==> job 3024 <==
==> flow/design.v <==
`timescale 1ns / 1ps
module md5_operation(input [1:0] round, input [3:0] phase, input [511:0] message, input [127:0] current_state, output [127:0] next_state);
	assign next_state = {current_state[31:0], round_operation(round, phase, message, current_state), current_state[95:32]};
	function [4:0] S(input [1:0] round, input [3:0] phase);
		case({round,phase[1:0]})
			4'b00_00: S = 5'd7;
			4'b00_01: S = 5'd12;
			4'b00_10: S = 5'd17;
			4'b00_11: S = 5'd22;
			4'b01_00: S = 5'd5;
			4'b01_01: S = 5'd9;
			4'b01_10: S = 5'd14;
			4'b01_11: S = 5'd20;
			4'b10_00: S = 5'd4;
			4'b10_01: S = 5'd11;
			4'b10_10: S = 5'd16;
			4'b10_11: S = 5'd23;
			4'b11_00: S = 5'd6;
			4'b11_01: S = 5'd10;
			4'b11_10: S = 5'd15;
			4'b11_11: S = 5'd21;
		endcase
	endfunction
	function [3:0] K(input [1:0] round, input [3:0] phase);
		case( {round, phase} )
			6'b00_0000: K = 4'd0; 
			6'b00_0001: K = 4'd1; 
			6'b00_0010: K = 4'd2; 
			6'b00_0011: K = 4'd3; 
			6'b00_0100: K = 4'd4; 
			6'b00_0101: K = 4'd5; 
			6'b00_0110: K = 4'd6; 
			6'b00_0111: K = 4'd7; 
			6'b00_1000: K = 4'd8; 
			6'b00_1001: K = 4'd9; 
			6'b00_1010: K = 4'd10; 
			6'b00_1011: K = 4'd11; 
			6'b00_1100: K = 4'd12; 
			6'b00_1101: K = 4'd13; 
			6'b00_1110: K = 4'd14; 
			6'b00_1111: K = 4'd15; 
			6'b01_0000: K = 4'd1; 
			6'b01_0001: K = 4'd6; 
			6'b01_0010: K = 4'd11; 
			6'b01_0011: K = 4'd0; 
			6'b01_0100: K = 4'd5; 
			6'b01_0101: K = 4'd10; 
			6'b01_0110: K = 4'd15; 
			6'b01_0111: K = 4'd4; 
			6'b01_1000: K = 4'd9; 
			6'b01_1001: K = 4'd14; 
			6'b01_1010: K = 4'd3; 
			6'b01_1011: K = 4'd8; 
			6'b01_1100: K = 4'd13; 
			6'b01_1101: K = 4'd2; 
			6'b01_1110: K = 4'd7; 
			6'b01_1111: K = 4'd12; 
			6'b10_0000: K = 4'd5; 
			6'b10_0001: K = 4'd8; 
			6'b10_0010: K = 4'd11; 
			6'b10_0011: K = 4'd14; 
			6'b10_0100: K = 4'd1; 
			6'b10_0101: K = 4'd4; 
			6'b10_0110: K = 4'd7; 
			6'b10_0111: K = 4'd10; 
			6'b10_1000: K = 4'd13; 
			6'b10_1001: K = 4'd0; 
			6'b10_1010: K = 4'd3; 
			6'b10_1011: K = 4'd6; 
			6'b10_1100: K = 4'd9; 
			6'b10_1101: K = 4'd12; 
			6'b10_1110: K = 4'd15; 
			6'b10_1111: K = 4'd2; 
			6'b11_0000: K = 4'd0; 
			6'b11_0001: K = 4'd7; 
			6'b11_0010: K = 4'd14; 
			6'b11_0011: K = 4'd5; 
			6'b11_0100: K = 4'd12; 
			6'b11_0101: K = 4'd3; 
			6'b11_0110: K = 4'd10; 
			6'b11_0111: K = 4'd1; 
			6'b11_1000: K = 4'd8; 
			6'b11_1001: K = 4'd15; 
			6'b11_1010: K = 4'd6; 
			6'b11_1011: K = 4'd13; 
			6'b11_1100: K = 4'd4; 
			6'b11_1101: K = 4'd11; 
			6'b11_1110: K = 4'd2; 
			default:    K = 4'd9; 
		endcase
	endfunction
	function [31:0] T(input [1:0] round, input [3:0] phase);
		case( {round, phase} )
			6'b00_0000: T = 32'hd76aa478;
			6'b00_0001: T = 32'he8c7b756;
			6'b00_0010: T = 32'h242070db;
			6'b00_0011: T = 32'hc1bdceee;
			6'b00_0100: T = 32'hf57c0faf;
			6'b00_0101: T = 32'h4787c62a;
			6'b00_0110: T = 32'ha8304613;
			6'b00_0111: T = 32'hfd469501;
			6'b00_1000: T = 32'h698098d8;
			6'b00_1001: T = 32'h8b44f7af;
			6'b00_1010: T = 32'hffff5bb1;
			6'b00_1011: T = 32'h895cd7be;
			6'b00_1100: T = 32'h6b901122;
			6'b00_1101: T = 32'hfd987193;
			6'b00_1110: T = 32'ha679438e;
			6'b00_1111: T = 32'h49b40821;
			6'b01_0000: T = 32'hf61e2562;
			6'b01_0001: T = 32'hc040b340;
			6'b01_0010: T = 32'h265e5a51;
			6'b01_0011: T = 32'he9b6c7aa;
			6'b01_0100: T = 32'hd62f105d;
			6'b01_0101: T = 32'h02441453;
			6'b01_0110: T = 32'hd8a1e681;
			6'b01_0111: T = 32'he7d3fbc8;
			6'b01_1000: T = 32'h21e1cde6;
			6'b01_1001: T = 32'hc33707d6;
			6'b01_1010: T = 32'hf4d50d87;
			6'b01_1011: T = 32'h455a14ed;
			6'b01_1100: T = 32'ha9e3e905;
			6'b01_1101: T = 32'hfcefa3f8;
			6'b01_1110: T = 32'h676f02d9;
			6'b01_1111: T = 32'h8d2a4c8a;
			6'b10_0000: T = 32'hfffa3942;
			6'b10_0001: T = 32'h8771f681;
			6'b10_0010: T = 32'h6d9d6122;
			6'b10_0011: T = 32'hfde5380c;
			6'b10_0100: T = 32'ha4beea44;
			6'b10_0101: T = 32'h4bdecfa9;
			6'b10_0110: T = 32'hf6bb4b60;
			6'b10_0111: T = 32'hbebfbc70;
			6'b10_1000: T = 32'h289b7ec6;
			6'b10_1001: T = 32'heaa127fa;
			6'b10_1010: T = 32'hd4ef3085;
			6'b10_1011: T = 32'h04881d05;
			6'b10_1100: T = 32'hd9d4d039;
			6'b10_1101: T = 32'he6db99e5;
			6'b10_1110: T = 32'h1fa27cf8;
			6'b10_1111: T = 32'hc4ac5665;
			6'b11_0000: T = 32'hf4292244;
			6'b11_0001: T = 32'h432aff97;
			6'b11_0010: T = 32'hab9423a7;
			6'b11_0011: T = 32'hfc93a039;
			6'b11_0100: T = 32'h655b59c3;
			6'b11_0101: T = 32'h8f0ccc92;
			6'b11_0110: T = 32'hffeff47d;
			6'b11_0111: T = 32'h85845dd1;
			6'b11_1000: T = 32'h6fa87e4f;
			6'b11_1001: T = 32'hfe2ce6e0;
			6'b11_1010: T = 32'ha3014314;
			6'b11_1011: T = 32'h4e0811a1;
			6'b11_1100: T = 32'hf7537e82;
			6'b11_1101: T = 32'hbd3af235;
			6'b11_1110: T = 32'h2ad7d2bb;
			6'b11_1111: T = 32'heb86d391;
			default:    T = 32'hxxxxxxxx;
		endcase
	endfunction
	function [31:0] round_operation(input [1:0] round, input [3:0] phase, input [511:0] message, input [127:0] current_state);
		reg [31:0] a, b, c, d;
		reg [31:0] before_shift;
		begin
			{a, b, c, d} = current_state;
			case(round)
				2'b00:   before_shift = (b&c | ~b&d);    
				2'b01:   before_shift = (b&d | c& ~d);   
				2'b10:   before_shift = (b ^ c ^ d);     
				default: before_shift = (c ^ (b | ~d));  
			endcase
			before_shift = before_shift + a + message[480-32*K(round,phase) +: 32] + T(round, phase);
			round_operation = b + ((before_shift << S(round, phase)) | (before_shift >> (32-S(round, phase))));
		end
	endfunction
endmodule
`timescale 1ns / 1ps
module md5_iter(output wire [127:0] digest_o, output reg valid, output reg [63:0] value, input clk, rst, input [63:0] message, input new_message);
	reg [1:0] round;
	reg [3:0] phase;
	reg [127:0] digest;
	wire [511:0] padded_message;
	reg [127:0] current_state;
	wire [127:0] next_state;
	reg idle;
	always @ (posedge clk) begin
		if( rst ) begin
			round <= 2'd0;
			phase <= 4'd0;
			valid <= 1'b0;
			current_state <= {32'h67452301, 32'hefcdab89, 32'h98badcfe, 32'h10325476};
			digest <= 128'd0;
			value <= 128'd0;
			idle <= 1'b1;
		end
		else begin
			if( idle ) begin
				round <= 2'd0;
				phase <= 4'd0;
				current_state <= {32'h67452301, 32'hefcdab89, 32'h98badcfe, 32'h10325476};
				idle <= ~new_message;
				if( new_message ) begin
					value <= message;
					valid <= 1'b0;
					digest <= 128'd0;
				end
			end
			else begin
				phase <= phase + 4'd1;
				if( phase == 4'd15 ) begin
					round <= round + 2'd1;
					if( round == 2'd3 ) begin
						valid <= 1'b1;
						digest <= {next_state[127:96]+32'h67452301, next_state[95:64]+32'hefcdab89,  next_state[63:32]+32'h98badcfe, next_state[31:0]+32'h10325476};
						idle <= 1'b1;
					end
				end
				current_state <= next_state;
			end
		end
	end
	md5_operation md50(.round(round), .phase(phase), .message(padded_message), .current_state(current_state), .next_state(next_state));
    assign digest_o[127:96] = {digest[103:96], digest[111:104], digest[119:112], digest[127:120]};
	assign digest_o[95:64] =  {digest[71:64], digest[79:72], digest[87:80], digest[95:88]};
	assign digest_o[63:32] =  {digest[39:32], digest[47:40], digest[55:48], digest[63:56]};
	assign digest_o[31:0] =  {digest[7:0], digest[15:8], digest[23:16], digest[31:24]};
	assign padded_message = {
		message[39:32], message[47:40], message[55:48], message[63:56],
		message[7:0], message[15:8], message[23:16], message[31:24],
		24'd0, 8'b10000000, 352'd0, 24'd0, 8'd64, 32'd0};
endmodule
==> flow/run.sh <==
#!/bin/bash
# the make line also repeats each setting of config.mk as NAME=value (left out here)
make -C /OpenROAD-flow-scripts/flow DESIGN_CONFIG=/design/flow/config.mk WORK_HOME=/design/flow/orfs CLKGATE_MAP_FILE= finish
==> flow/config.mk <==
export PLATFORM = sky130hd
export DESIGN_NAME = md5_iter
export DESIGN_NICKNAME = md5_iter
export VERILOG_FILES = /design/flow/design.v
export SDC_FILE = /design/flow/constraint.sdc
export NUM_CORES = 4
export LEC_CHECK = 0
export ABC_AREA = 0
export CAP_MARGIN = 20
export CELL_PAD_IN_SITES_DETAIL_PLACEMENT = 1
export CELL_PAD_IN_SITES_GLOBAL_PLACEMENT = 1
export CORE_ASPECT_RATIO = 0.57
export CORE_MARGIN = 2
export CORE_UTILIZATION = 60
export CTS_CLUSTER_DIAMETER = 103
export CTS_CLUSTER_SIZE = 93
export GPL_ROUTABILITY_DRIVEN = 0
export HOLD_SLACK_MARGIN = 0.05
export MAX_ROUTING_LAYER = met5
export SETUP_SLACK_MARGIN = 2.08
export SLEW_MARGIN = 15
export TNS_END_PERCENT = 45
==> flow/constraint.sdc <==
create_clock -name core_clock -period 10.0 [get_ports {clk}]
set_input_delay 2.0000 -clock core_clock [delete_from_list [all_inputs] [get_ports {clk}]]
set_output_delay 2.0000 -clock core_clock [all_outputs]
set_load 0.01 [all_outputs]
==> job 5373: changes against job 3024 <==
- ABC_AREA: 0 -> 1
- CELL_PAD_IN_SITES_DETAIL_PLACEMENT: 1 -> default
- CELL_PAD_IN_SITES_GLOBAL_PLACEMENT: 1 -> default
- CORE_ASPECT_RATIO: 0.57 -> 0.5
- CORE_UTILIZATION: 60 -> 72
- CTS_CLUSTER_DIAMETER: 103 -> 398
- CTS_CLUSTER_SIZE: 93 -> 98
- GPL_ROUTABILITY_DRIVEN: 0 -> default
- HOLD_SLACK_MARGIN: 0.05 -> default
- MAX_ROUTING_LAYER: met5 -> default
- PLACE_DENSITY: default -> 0.37
- SETUP_SLACK_MARGIN: 2.08 -> 1.69
- SLEW_MARGIN: 15 -> 40
- TNS_END_PERCENT: 45 -> 10
==> flow/constraint.sdc (replaced) <==
create_clock -name core_clock -period 5.8 [get_ports {clk}]
set_input_delay 1.1600 -clock core_clock [delete_from_list [all_inputs] [get_ports {clk}]]
set_output_delay 1.1600 -clock core_clock [all_outputs]
set_load 0.01 [all_outputs]
==> summary of the runs <==
- Job 3024 died in detailed placement (3_5_place_dp). Job 5373 never finished: it broke off in detailed placement (3_5_place_dp).
- Synthesized cell count: job 3024 is smaller than job 5373 (about 14%).
- Die area: job 5373 is lower than job 3024 (about 19%).
- Between job 3024 and job 5373, the lower area after synthesis is in job 5373 (gap 3.0%, measured against job 5373).
==> figures <==
Cells after Synth: job 3024 3790; job 5373 4390
Count of standard-cell rows: job 3024 59; job 5373 49
FA/HA/MAJ Cells, Area Fraction: job 3024 8.692%; job 5373 8.956%
Total standard cell area after synthesis: job 3024 0.02770 sq mm; job 5373 0.02688 sq mm
Synthesized-area fraction occupied by xor and xnor cells: job 3024 6.293%; job 5373 2.043%
Multiplexer share of the synthesized area: job 3024 6.722%; job 5373 0.1862%
Simple-gate area share of the yosys netlist: job 3024 22.40%; job 5373 33.07%
Total cell area reported by yosys after synthesis: job 3024 0.02770 sq mm; job 5373 0.02688 sq mm
Count of different cell masters after synthesis: job 3024 93; job 5373 69
Syn Nets: job 3024 4011; job 5373 4611
Area fraction in compound gates after synthesis: job 3024 25.48%; job 5373 21.60%
Die x size: job 3024 288.6 um; job 5373 277.3 um
Fraction of post-synthesis cell area in the top cell type by area: job 3024 23.71%; job 5373 24.43%
Effective utilization at floorplan: job 3024 60.81%; job 5373 73.93%
Placeable core area: job 3024 0.04555 sq mm; job 5373 0.03636 sq mm
Die area: job 3024 0.04796 sq mm; job 5373 0.03899 sq mm
Outcome: job 3024 did not finish; job 5373 did not finish
Failing step: job 3024 detailed placement (3_5_place_dp); job 5373 detailed placement (3_5_place_dp)
Vertical die dimension: job 3024 166.2 um; job 5373 140.6 um
Ports placed on the boundary: job 3024 260; job 5373 260
Number of cells in Yosys stat: job 3024 3790; job 5373 4390
Sequential share of the synthesized area: job 3024 23.71%; job 5373 24.43%
Synthesized area divided by synthesized cell count: job 3024 7.308 sq um; job 5373 6.123 sq um
